// miniRV
module miniRV (
    input   wire                clk,
    input   wire                rst,
    input   wire[31:0]      inst_i,
    input   wire[31:0]      mem_rdata_i,
    output  wire[13:0]   inst_addr_o,
    output  wire[15:0]          mem_addr_o,
    output  wire                mem_wen_o,
    output  wire[31:0]      mem_wdata_o,
    output          debug_wb_have_inst,    
    output [31:0]   debug_wb_pc,           
    output          debug_wb_ena,          
    output [4:0]    debug_wb_reg,          
    output [31:0]   debug_wb_value         
);
Size in the first run: ~9,300 cells after synthesis, ~1,400 flip-flops.
clock: 5.03 ns
lec_check: 0
abc_area: 1
cap_margin: 20
cell_pad_in_sites_detail_placement: 1
cell_pad_in_sites_global_placement: 3
core_margin: 5
core_utilization: 38
slew_margin: 20
run.sh (not shown) runs the stock make flow with config.mk's settings and CLKGATE_MAP_FILE=.
The starting point finished with negative setup slack left.
Then changed:
Settings changed: ABC_AREA 1 to default, CAP_MARGIN 20 to 35, CELL_PAD_IN_SITES_DETAIL_PLACEMENT 1 to default, CELL_PAD_IN_SITES_GLOBAL_PLACEMENT 3 to default, CORE_MARGIN 5 to 2, CORE_UTILIZATION 38 to 57, CTS_CLUSTER_SIZE from default to 24, SETUP_SLACK_MARGIN from default to 1.28, SLEW_MARGIN 20 to 5, TNS_END_PERCENT from default to 5.
After rerunning: The new run finished but failed the layout checks on negative setup slack; clock power barely changes; core utilization climbs by 24 points; power decreases by 11%; register-to-register slack loses 1.4 ns; worst setup slack is worse by 1.4 ns; clock-buffer cell count falls by 40; final cell count falls by 37%; via count goes down by 21%.
Then changed:
Settings changed: ABC_AREA from default to 1, CAP_MARGIN 35 to 20, CELL_PAD_IN_SITES_DETAIL_PLACEMENT from default to 1, CELL_PAD_IN_SITES_GLOBAL_PLACEMENT from default to 1, CORE_MARGIN 2 to 5, CORE_UTILIZATION 57 to 38, CTS_CLUSTER_DIAMETER from default to 134, CTS_CLUSTER_SIZE 24 to default, HOLD_SLACK_MARGIN from default to -0.04, MAX_ROUTING_LAYER from default to met5, PLACE_DENSITY from default to 0.45, SETUP_SLACK_MARGIN 1.28 to default, SLEW_MARGIN 5 to 10, TNS_END_PERCENT 5 to 10.
=>
- The new run completed and failed the layout checks on negative setup slack
- maximum frequency climbs by a quarter to a third
- final area climbs by a few percent
- synthesized cell count climbs by well over a third
- worst setup slack is better by 1.5 ns
- non-clock buffer count grows by 293
- global-route usage went down by 11 points
- synthesized area rises by a few percent
- clock-buffer cell count increases by 31
- worst hold slack gets worse by 0.0040 ns
- via count grows by a quarter to a third
- clock power is about the same
Then changed:
Settings changed: CELL_PAD_IN_SITES_DETAIL_PLACEMENT 1 to default, CELL_PAD_IN_SITES_GLOBAL_PLACEMENT 1 to default, CORE_MARGIN 5 to 2, CORE_UTILIZATION 38 to 57, CTS_CLUSTER_DIAMETER 134 to default, HOLD_SLACK_MARGIN -0.04 to default, MAX_ROUTING_LAYER met5 to default, PLACE_DENSITY 0.45 to default, SETUP_SLACK_MARGIN from default to 0.51, SLEW_MARGIN 10 to 20, TNS_END_PERCENT 10 to default.
Clock period 5.03 ns to 4.97 ns, I/O delays scaled along.
What happened: The changed run completed and failed the layout checks on negative setup slack. Non-clock buffer count decreases by 273. Final area shrinks by a few percent. Worst setup slack is worse by 0.062 ns. Global-route usage grows by 12 points. Clock skew went up by 0.017 ns.
Then changed:
Settings changed: ABC_AREA 1 to default, CORE_UTILIZATION 57 to 72, PLACE_DENSITY from default to 0.66, SETUP_SLACK_MARGIN 0.51 to default.
Clock period 4.97 ns to 7.78 ns, I/O delays scaled along.
Result:
- With this change the flow ended with an error in clock tree synthesis
- synthesized area went down by a few percent
- synthesized cell count went down by well over a third
- die size went down by a quarter to a third
Then changed:
Settings changed: CORE_UTILIZATION 72 to 57, PLACE_DENSITY 0.66 to default.
Clock period 7.78 ns to 7.28 ns, I/O delays scaled along.
Effect:
- The changed run finished with negative setup slack left
- area after synthesis stays the same
- die size went up by a quarter to a third
- synthesized cell count is unchanged

== run 1 ==
Starting RTL as in the previous note.
Settings: LEC_CHECK=0, CAP_MARGIN=20, CORE_MARGIN=2, CORE_UTILIZATION=66, CTS_CLUSTER_DIAMETER=345, CTS_CLUSTER_SIZE=17, SETUP_SLACK_MARGIN=-0.38, SLEW_MARGIN=20; clock period 5.45 ns.
Stage in which a tool error killed run 1: 5_1_grt.
Input-level comparison between run 2 and run 1:
Settings: removing SETUP_SLACK_MARGIN (formerly -0.38); changing CORE_UTILIZATION from 66 to 57; removing CTS_CLUSTER_SIZE (formerly 17); removing CTS_CLUSTER_DIAMETER (formerly 345); changing the clock period (ns, I/O delays scaled along) from 5.45 to 5.61.
==> comparison <==
Across run 1 and run 2, no clean finish was achieved.
Run 1 | ERROR | 5_1_grt
The post-DP HPWL of run 2 falls short of that of run 1 by about 14%.
Of run 2 and run 1, it is run 2 that has the higher worst slack at placement.
Taking run 1 as the reference, in run 2 die height saw an increase, total placed cells including tap cells saw an increase, last weighted congestion value of the routability-driven placer saw a decrease, mean area per synthesized cell saw little to no change, total die size saw an increase.
Status: post-synthesis share of cell area spent on and-or and or-and gates parity (run 1, run 2)
In the metrics for run 2 and run 1, the one carrying the lower row count is run 1.
The initial core utilization in run 2 was lower than what run 1 gave.
The inputs of run 3 differ from those of run 2 as listed below.
Settings: CORE_UTILIZATION now 72, was 57; PLACE_DENSITY now 0.66, previously not set; CTS_CLUSTER_SIZE now 44, previously not set; the clock period (ns, I/O delays scaled along) now 4.79, was 5.61.
==> comparison <==
~same gate count after technology mapping in run 3 and run 2. The worst slack after detailed placement in run 3 was lower than what run 2 gave. Run 3 failed in 4_1_cts with DPL-0033. Compare run 3 and run 2 | HPWL reported at the end of detailed placement lower: run 2.
Setup changes, run 3 to run 4
Settings: changing CTS_CLUSTER_SIZE from 44 to 22; setting SETUP_SLACK_MARGIN to 1.9 for the first time; changing the clock period (ns, I/O delays scaled along) from 4.79 to 6.43.
--- outcome ---
Instance count of the mapped netlist: run 4 vs run 3 identical. Initial core utilization: run 4 vs run 3 identical. Comparing run 4 and run 3, the higher HPWL after detailed placement is on run 3. As the logs show, run 3 stopped at 4_1_cts after a tool error, so it never reached the end of the flow. Run 4 did not finish; a tool error ended it in 5_1_grt. Width of the die came out exactly the same in run 4 and run 3. In the tables for run 4 and run 3, post-detailed-placement cell area reads higher with run 3. Summary of run 4 over run 3: weighted congestion reported at the end of routability-driven placement lower, worst setup timing slack at the placement stage increased by 1.85 ns relative to the old numbers, cell count after placement saw a decrease.
For run 5, these inputs were changed with respect to run 4:
Settings: CORE_UTILIZATION now 40, was 72; SETUP_SLACK_MARGIN no longer set, was 1.9; PLACE_DENSITY no longer set, was 0.66; CTS_CLUSTER_SIZE no longer set, was 22; the clock period (ns, I/O delays scaled along) now 12.2, was 6.43.
Against run 4, run 5 reports a post-DP HPWL that is lower. Going from run 4 to run 5, post-cts repair resize count shows a reduction of 122; pre-CTS setup slack shows an increase of 3.29 ns; die extent in y shows an increase of 34%. Re cell total after placement: run 5 is 349 up on run 4. Die area for run 5 is higher than for run 4. Cmp run 5 vs run 4: area of the core region higher in run 5. Run 5 finished every stage and its layout cleared the timing, design-rule and antenna checks.
Power figures rest on the tool's default switching activity, not on a simulated workload.
